==> inputs of amber <==
==> flow/design.v (excerpt) <==
module bdm(
	input clk,
	input rst,
	input bkgd_in,
	output bkgd_out,
	output bkgd_is_high_z,
	output mcu_pwr,
	output mcu_vpp,
	input do_read,
	input do_write,
	input do_start_mcu,
	input do_stop_mcu,
	input do_delay,
	input do_echo_test,
	input do_enable_vpp,
	input do_disable_vpp,
	input do_echo_sync_value,
	input do_resync,
	input [7:0] data_in,
	output [7:0] data_out,
	output ready,
	output reg valid,
	output [3:0] debug
);
export LEC_CHECK = 0
export ABC_AREA = 0
export CAP_MARGIN = 20
export CORE_MARGIN = 2
export CORE_UTILIZATION = 72
export CTS_CLUSTER_DIAMETER = 89
export CTS_CLUSTER_SIZE = 13
export SETUP_SLACK_MARGIN = 0.32
export SLEW_MARGIN = 20
create_clock -name core_clock -period 2.27 [get_ports {clk}]
run.sh (not shown) runs the stock make flow with config.mk's settings and CLKGATE_MAP_FILE=.
==> maple: changes against amber <==
ABC_AREA = 1   (was 0)
CTS_CLUSTER_DIAMETER = 360   (was 89)
CTS_CLUSTER_SIZE = 14   (was 13)
PLACE_DENSITY_LB_ADDON = 0.08   (was unset)
SETUP_SLACK_MARGIN = unset   (was 0.32)
==> flow/constraint.sdc (replaced) <==
create_clock -name core_clock -period 2.44 [get_ports {clk}]
set_input_delay 0.4880 -clock core_clock [delete_from_list [all_inputs] [get_ports {clk}]]
set_output_delay 0.4880 -clock core_clock [all_outputs]
set_load 0.01 [all_outputs]
==> indigo: changes against amber <==
CELL_PAD_IN_SITES_GLOBAL_PLACEMENT = 3   (was unset)
CORE_MARGIN = 6   (was 2)
CORE_UTILIZATION = 30   (was 72)
CTS_CLUSTER_DIAMETER = 370   (was 89)
CTS_CLUSTER_SIZE = unset   (was 13)
MAX_ROUTING_LAYER = met4   (was unset)
SETUP_SLACK_MARGIN = unset   (was 0.32)
==> flow/constraint.sdc (replaced) <==
create_clock -name core_clock -period 5.0 [get_ports {clk}]
set_input_delay 1.0000 -clock core_clock [delete_from_list [all_inputs] [get_ports {clk}]]
set_output_delay 1.0000 -clock core_clock [all_outputs]
set_load 0.01 [all_outputs]
==> nickel: changes against amber <==
ABC_AREA = unset   (was 0)
CORE_UTILIZATION = 70   (was 72)
CTS_CLUSTER_DIAMETER = unset   (was 89)
CTS_CLUSTER_SIZE = 36   (was 13)
SETUP_SLACK_MARGIN = unset   (was 0.32)
==> flow/constraint.sdc (replaced) <==
create_clock -name core_clock -period 2.72 [get_ports {clk}]
set_input_delay 0.5440 -clock core_clock [delete_from_list [all_inputs] [get_ports {clk}]]
set_output_delay 0.5440 -clock core_clock [all_outputs]
set_load 0.01 [all_outputs]
==> results <==
- Final area: maple > nickel > indigo.
- Sequential cell count is the same in nickel and indigo.
- Cell count: maple is larger than nickel (about 32%).
- The lowest via count belongs to indigo, the highest to maple.
- Combinational power: indigo < nickel < maple.
- Of maple and indigo, maple has the higher synthesized cell count (gap 40%, measured against indigo).
- Register-to-register slack, lowest first: nickel, maple, indigo.
- nickel ran to the end with violations: setup timing. maple went through all stages and came out clean. indigo completed with no timing, DRC or antenna violations. amber did not get past global routing with DPL-0038.

==> inputs of job 3664 <==
==> flow/design.v <==
`timescale 1ns / 1ps
module startup_controller(
	input clk,
	input rst,
	input start,
	input stop,
	output reg mcu_pwr,
	output reg is_sending,
	output reg ready
);
reg is_pulling_low, is_waiting_for_clock, is_waiting_for_bkgd_stable;
reg [15:0] timer;
always @(posedge clk) begin
	if (rst || stop) begin  
		is_pulling_low <= 0;
		is_waiting_for_clock <= 0;
		is_waiting_for_bkgd_stable <= 0;
		is_sending <= 0;
		mcu_pwr <= 0;
		ready <= 1;
	end else if (start) begin
		is_pulling_low <= 1;
		is_sending <= 1;
		timer <= 250;  
		ready <= 0;
	end else if (is_pulling_low) begin
		if (timer == 0) begin
			mcu_pwr <= 1;
			is_pulling_low <= 0;
			is_waiting_for_clock <= 1;
			timer <= 1200;  
		end else begin
			timer <= timer - 1;
		end
	end else if (is_waiting_for_clock) begin
		if (timer == 0) begin
			is_sending <= 0;  
			is_waiting_for_clock <= 0;
			is_waiting_for_bkgd_stable <= 1;
			timer <= 500;  
		end else begin
			timer <= timer - 1;
		end
	end else if (is_waiting_for_bkgd_stable) begin
		if (timer == 0) begin
			is_waiting_for_bkgd_stable <= 0;
			ready <= 1;
		end else begin
			timer <= timer - 1;
		end
	end
end
endmodule
`timescale 1ns / 1ps
module sync_controller(
	input clk,
	input rst,
	input bkgd_in,
	output is_sending,
	input start_sync,
	output [31:0] sync_length,
	output sync_length_is_ready,
	output reg ready,
	output [4:0] debug
);
parameter HIGHTIME = 32'd6500;  
reg [2:0] state;
reg [31:0] sync_count;
assign debug = {2'd0, state};
assign is_sending = state == 1;
assign sync_length = sync_count;
assign sync_length_is_ready = (state != 1) && (state != 4);
always @(posedge clk) begin
	sync_count <= sync_count;
	if (rst) begin
		state <= 0;
		sync_count <= HIGHTIME;  
		ready <= 0;
	end else if (start_sync) begin
		state <= 1;
		sync_count <= HIGHTIME;
		ready <= 0;
	end else if (state == 1) begin
		if (sync_count == 0) begin
			state <= 2;
			sync_count <= 8'h0f;
		end else begin
			sync_count <= sync_count - 1;
		end
	end else if (state == 2) begin
		if (sync_count == 0) begin
			state <= 3;
		end else begin
			sync_count <= sync_count - 1;
		end
	end else if (state == 3) begin
		if (bkgd_in == 0) begin
			state <= 4;
		end
	end else if (state == 4) begin
		if (bkgd_in == 1) begin
			state <= 0;
			ready <= 1;
		end else begin
			sync_count <= sync_count + 1;
		end
	end
end
endmodule
`timescale 1ns / 1ps
module bdc_clk_pulse_generator(
	input clk,
	input rst,
	output bdc_clk_pulse,
	input [31:0] sync_length,
	input set_sync_length
);
reg [15:0] counter;
reg [31:0] target_time;  
reg [31:0] residual;
assign bdc_clk_pulse = counter == 0;
always @(posedge clk) begin
	if (rst) begin
		counter <= 0;
		target_time <= 0;
		residual <= 0;
	end else if (set_sync_length) begin
		target_time <= sync_length;
		residual <= sync_length;
	end else if (counter > residual[31:7]) begin
		counter <= 0;
		residual <= residual[6:0] + target_time;
	end else begin
		counter <= counter + 1;
	end
end
endmodule
`timescale 1ns / 1ps
module bdc_interface(
	input clk,
	input rst,
	output reg is_sending,
	input bkgd_in,
	input tgt_clk_pulse,
	input [7:0] data_in,
	input send_data,
	output reg [7:0] data_out,
	input read_data,
	output ready
);
reg [3:0] state;
reg [7:0] tgt_clk_timer;
reg [7:0] data;
reg [3:0] bitsleft;
assign ready = state == 0 && !read_data && !send_data;
always @(posedge clk) begin
	if (rst) begin
		state <= 0;
		tgt_clk_timer <= 0;
		is_sending <= 0;
	end else if (tgt_clk_timer > 0) begin
		if (tgt_clk_pulse) begin
			tgt_clk_timer <= tgt_clk_timer - 1;
		end
	end else begin
		case (state)
		0: begin
			if (send_data) begin
				state <= 1;
				data <= data_in;
				bitsleft <= 8;
			end else if (read_data) begin
				state <= 3;
				bitsleft <= 8;
			end
		end
		1: begin
			if (bitsleft > 0) begin
				state <= 2;
				is_sending <= 1;
				if (data[7]) begin
					tgt_clk_timer <= 4;
				end else begin
					tgt_clk_timer <= 14;
				end
			end else begin
				state <= 0;
			end
		end
		2: begin
			is_sending <= 0;
			if (data[7]) begin
				tgt_clk_timer <= 14;
			end else begin
				tgt_clk_timer <= 4;
			end
			state <= 1;
			bitsleft <= bitsleft - 1;
			data <= {data[6:0], 1'd0};
		end
		3: begin
			if (bitsleft > 0) begin
				is_sending <= 1;
				tgt_clk_timer <= 3;
				state <= 4;
			end else begin
				data_out <= data;
				state <= 0;
			end
		end
		4: begin
			is_sending <= 0;
			tgt_clk_timer <= 7;
			state <= 5;
		end
		5: begin
			data <= {data[6:0], bkgd_in};
			bitsleft <= bitsleft - 1;
			tgt_clk_timer <= 6;
			state <= 3;
		end
		endcase
	end
end
endmodule
`timescale 1ns / 1ps
module bdm(
	input clk,
	input rst,
	input bkgd_in,
	output bkgd_out,
	output bkgd_is_high_z,
	output mcu_pwr,
	output mcu_vpp,
	input do_read,
	input do_write,
	input do_start_mcu,
	input do_stop_mcu,
	input do_delay,
	input do_echo_test,
	input do_enable_vpp,
	input do_disable_vpp,
	input do_echo_sync_value,
	input do_resync,
	input [7:0] data_in,
	output [7:0] data_out,
	output ready,
	output reg valid,
	output [3:0] debug
);
reg [7:0] echo_data;
wire [31:0] sync_count;
wire sync_is_sending;
wire [4:0] sync_debug;
reg sync_start;
wire sync_ready;
wire startup_start;
reg startup_stop;
wire startup_is_sending, startup_ready;
wire bdc_is_sending, bdc_ready;
wire [7:0] bdc_data_out;
wire bdc_read_data, bdc_send_data;
wire hold_commands_in_reset;
assign hold_commands_in_reset = 1'd0;  
wire bdc_clk_pulse;
reg [3:0] state;
reg [7:0] delay_counter;
startup_controller startup_controller(
	.clk(clk),
	.rst(rst || hold_commands_in_reset),
	.start(startup_start),
	.stop(startup_stop),
	.mcu_pwr(mcu_pwr),
	.is_sending(startup_is_sending),
	.ready(startup_ready)
);
sync_controller sync_controller(
	.clk(clk),
	.rst(rst || hold_commands_in_reset || do_stop_mcu || do_resync),
	.bkgd_in(bkgd_in),
	.is_sending(sync_is_sending),
	.start_sync(sync_start),
	.sync_length(sync_count),
	.sync_length_is_ready(),
	.ready(sync_ready),
	.debug(sync_debug)
);
reg set_bdc_pulse_gen;
bdc_clk_pulse_generator bdc_clk_pulse_generator(
	.clk(clk),
	.rst(rst || hold_commands_in_reset),
	.bdc_clk_pulse(bdc_clk_pulse),
	.sync_length(sync_count),
	.set_sync_length(set_bdc_pulse_gen)
);
bdc_interface bdc_interface(
	.clk(clk),
	.rst(rst || hold_commands_in_reset),
	.is_sending(bdc_is_sending),
	.bkgd_in(bkgd_in),
	.tgt_clk_pulse(bdc_clk_pulse),
	.data_in(data_in),
	.send_data(bdc_send_data),
	.data_out(bdc_data_out),
	.read_data(bdc_read_data),
	.ready(bdc_ready)
);
assign debug = sync_debug; 
assign bkgd_out = 1'd0;
assign bkgd_is_high_z =
	(state == 1 && startup_is_sending) ? 1'd0 :
	(state == 2 && sync_is_sending) ? 1'd0 :
	(state == 3 && bdc_is_sending) ? 1'd0 :
	(state == 4 && bdc_is_sending) ? 1'd0 :
	1'd1;
assign startup_start = state == 0 && do_start_mcu;
assign bdc_read_data = state == 0 && do_read;
assign bdc_send_data = state == 0 && do_write;
assign data_out =
	state == 5 ? echo_data :
	state == 7 ? sync_count[15:8] :
	state == 8 ? sync_count[7:0] :
	bdc_data_out;
assign ready = state == 0 && !do_start_mcu && !do_stop_mcu && !do_read && !do_write && !do_delay && !do_echo_test && !do_echo_sync_value && !do_resync;
reg vpp_enabled;
assign mcu_vpp = vpp_enabled;
always @(posedge clk) begin
	startup_stop <= 0;
	sync_start <= 0;
	set_bdc_pulse_gen <= 0;
	valid <= 0;
	if (rst) begin
		state <= 0;
		vpp_enabled <= 0;
	end else if (state == 0) begin
		if (do_start_mcu) begin
			state <= 1;
		end else if (do_stop_mcu) begin
			startup_stop <= 1;
		end else if (do_read) begin
			state <= 3;
		end else if (do_write) begin
			state <= 4;
		end else if (do_delay) begin
			state <= 6;
			delay_counter <= {data_in, 4'd0};
		end else if (do_echo_test) begin
			state <= 5;
			echo_data <= data_in;
			valid <= 1;
		end else if (do_enable_vpp) begin
			vpp_enabled <= 1;
		end else if (do_disable_vpp) begin
			vpp_enabled <= 0;
		end else if (do_echo_sync_value) begin
			state <= 7;
			valid <= 1;
		end else if (do_resync) begin
			state <= 2;
			sync_start <= 1;
		end
	end else if (state == 1) begin
		if (startup_ready) begin
			state <= 2;
			sync_start <= 1;
		end
	end else if (state == 2) begin
		if (sync_ready) begin
			set_bdc_pulse_gen <= 1;
			state <= 0;
		end
	end else if (state == 3) begin
		if (bdc_ready) begin
			state <= 0;
			valid <= 1;
		end
	end else if (state == 4) begin
		if (bdc_ready) begin
			state <= 0;
		end
	end else if (state == 6) begin
		if (delay_counter == 0) begin
			state <= 0;
		end else begin
			delay_counter <= delay_counter - 1;
		end
	end else if (state == 5) begin
		state <= 0;
	end else if (state == 7) begin
		state <= 8;
		valid <= 1;
	end else if (state == 8) begin
		state <= 0;
	end
end
endmodule
==> flow/run.sh <==
#!/bin/bash
# the make line also repeats each setting of config.mk as NAME=value (left out here)
make -C /OpenROAD-flow-scripts/flow DESIGN_CONFIG=/design/flow/config.mk WORK_HOME=/design/flow/orfs CLKGATE_MAP_FILE= finish
==> flow/config.mk <==
export PLATFORM = sky130hd
export DESIGN_NAME = bdm
export DESIGN_NICKNAME = bdm
export VERILOG_FILES = /design/flow/design.v
export SDC_FILE = /design/flow/constraint.sdc
export NUM_CORES = 4
export LEC_CHECK = 0
export ABC_AREA = 1
export CAP_MARGIN = 0
export CELL_PAD_IN_SITES_DETAIL_PLACEMENT = 2
export CORE_MARGIN = 7
export CORE_UTILIZATION = 68
export CTS_CLUSTER_DIAMETER = 133
export GPL_ROUTABILITY_DRIVEN = 1
export GPL_TIMING_DRIVEN = 0
export MIN_ROUTING_LAYER = met2
export PLACE_DENSITY = 0.61
export SETUP_SLACK_MARGIN = -0.24
export SLEW_MARGIN = 30
export TNS_END_PERCENT = 55
==> flow/constraint.sdc <==
create_clock -name core_clock -period 6.77 [get_ports {clk}]
set_input_delay 1.3540 -clock core_clock [delete_from_list [all_inputs] [get_ports {clk}]]
set_output_delay 1.3540 -clock core_clock [all_outputs]
set_load 0.01 [all_outputs]
==> inputs of job 186, as changes to job 3664 <==
==> flow/config.mk (replaced) <==
export PLATFORM = sky130hd
export DESIGN_NAME = bdm
export DESIGN_NICKNAME = bdm
export VERILOG_FILES = /design/flow/design.v
export SDC_FILE = /design/flow/constraint.sdc
export NUM_CORES = 4
export LEC_CHECK = 0
export ABC_AREA = 1
export CAP_MARGIN = 20
export CORE_MARGIN = 2
export CORE_UTILIZATION = 68
export CTS_CLUSTER_SIZE = 14
export PLACE_DENSITY_LB_ADDON = 0.07
export SETUP_SLACK_MARGIN = 0.66
export SLEW_MARGIN = 20
==> flow/constraint.sdc (replaced) <==
create_clock -name core_clock -period 2.31 [get_ports {clk}]
set_input_delay 0.4620 -clock core_clock [delete_from_list [all_inputs] [get_ports {clk}]]
set_output_delay 0.4620 -clock core_clock [all_outputs]
set_load 0.01 [all_outputs]
==> inputs of job 159, as changes to job 3664 <==
==> flow/config.mk (replaced) <==
export PLATFORM = sky130hd
export DESIGN_NAME = bdm
export DESIGN_NICKNAME = bdm
export VERILOG_FILES = /design/flow/design.v
export SDC_FILE = /design/flow/constraint.sdc
export NUM_CORES = 4
export LEC_CHECK = 0
export ABC_AREA = 0
export CAP_MARGIN = 20
export CORE_MARGIN = 2
export CORE_UTILIZATION = 72
export CTS_CLUSTER_DIAMETER = 89
export PLACE_DENSITY = 0.4
export SETUP_SLACK_MARGIN = 0.65
export SLEW_MARGIN = 20
==> flow/constraint.sdc (replaced) <==
create_clock -name core_clock -period 2.27 [get_ports {clk}]
set_input_delay 0.4540 -clock core_clock [delete_from_list [all_inputs] [get_ports {clk}]]
set_output_delay 0.4540 -clock core_clock [all_outputs]
set_load 0.01 [all_outputs]
==> inputs of job 8710, as changes to job 3664 <==
==> flow/config.mk (replaced) <==
export PLATFORM = sky130hd
export DESIGN_NAME = bdm
export DESIGN_NICKNAME = bdm
export VERILOG_FILES = /design/flow/design.v
export SDC_FILE = /design/flow/constraint.sdc
export NUM_CORES = 4
export LEC_CHECK = 0
export CAP_MARGIN = 20
export CORE_MARGIN = 2
export CORE_UTILIZATION = 68
export SLEW_MARGIN = 20
==> flow/constraint.sdc (replaced) <==
create_clock -name core_clock -period 3.42 [get_ports {clk}]
set_input_delay 0.6840 -clock core_clock [delete_from_list [all_inputs] [get_ports {clk}]]
set_output_delay 0.6840 -clock core_clock [all_outputs]
set_load 0.01 [all_outputs]
==> out/qor.txt <==
Run Error: [ERROR DPL-0038] Utilization greater than 100%, impossible to legalize
failing step: global routing (5_1_grt)
simple share: 0.368
floorplan utilization: 0.697
status: aborted with a tool error
# the run above: job 186

==> out/qor.txt <==
status: aborted with a tool error
failing step: clock tree synthesis (4_1_cts)
Run Error: [ERROR DPL-0038] Utilization greater than 100%, impossible to legalize
Synth Cell Area: 11800 sq um
simple share: 0.257
floorplan utilization: 0.741
# the run above: job 159

==> out/qor.txt <==
status: complete, but fails checks
Failed Checks: negative setup slack
hold_ws: 0.445 ns
simple share: 0.257
peak supply drop: 0.394 mV
Setup WS pre-CTS: 0.113 ns
slack of the critical path: -0.000653 ns
floorplan utilization: 0.690
hold endpoint: bdc_interface.data_out[5]
# setup viols final: 1
# the run above: job 8710

==> out/qor.txt <==
status: aborted with a tool error
failing step: detailed placement (3_5_place_dp)
Run Error: [ERROR DPL-0033] detailed placement checks failed during check placement.
Ports: 39
Ys Warns: 5
Die Y: 153 um
floorplan utilization: 0.697
simple share: 0.368
Yosys Chip Area: 13100 sq um
Seq/Total Area, Yosys: 0.351
# the run above: job 3664

Power figures rest on the tool's default switching activity, not on a simulated workload.
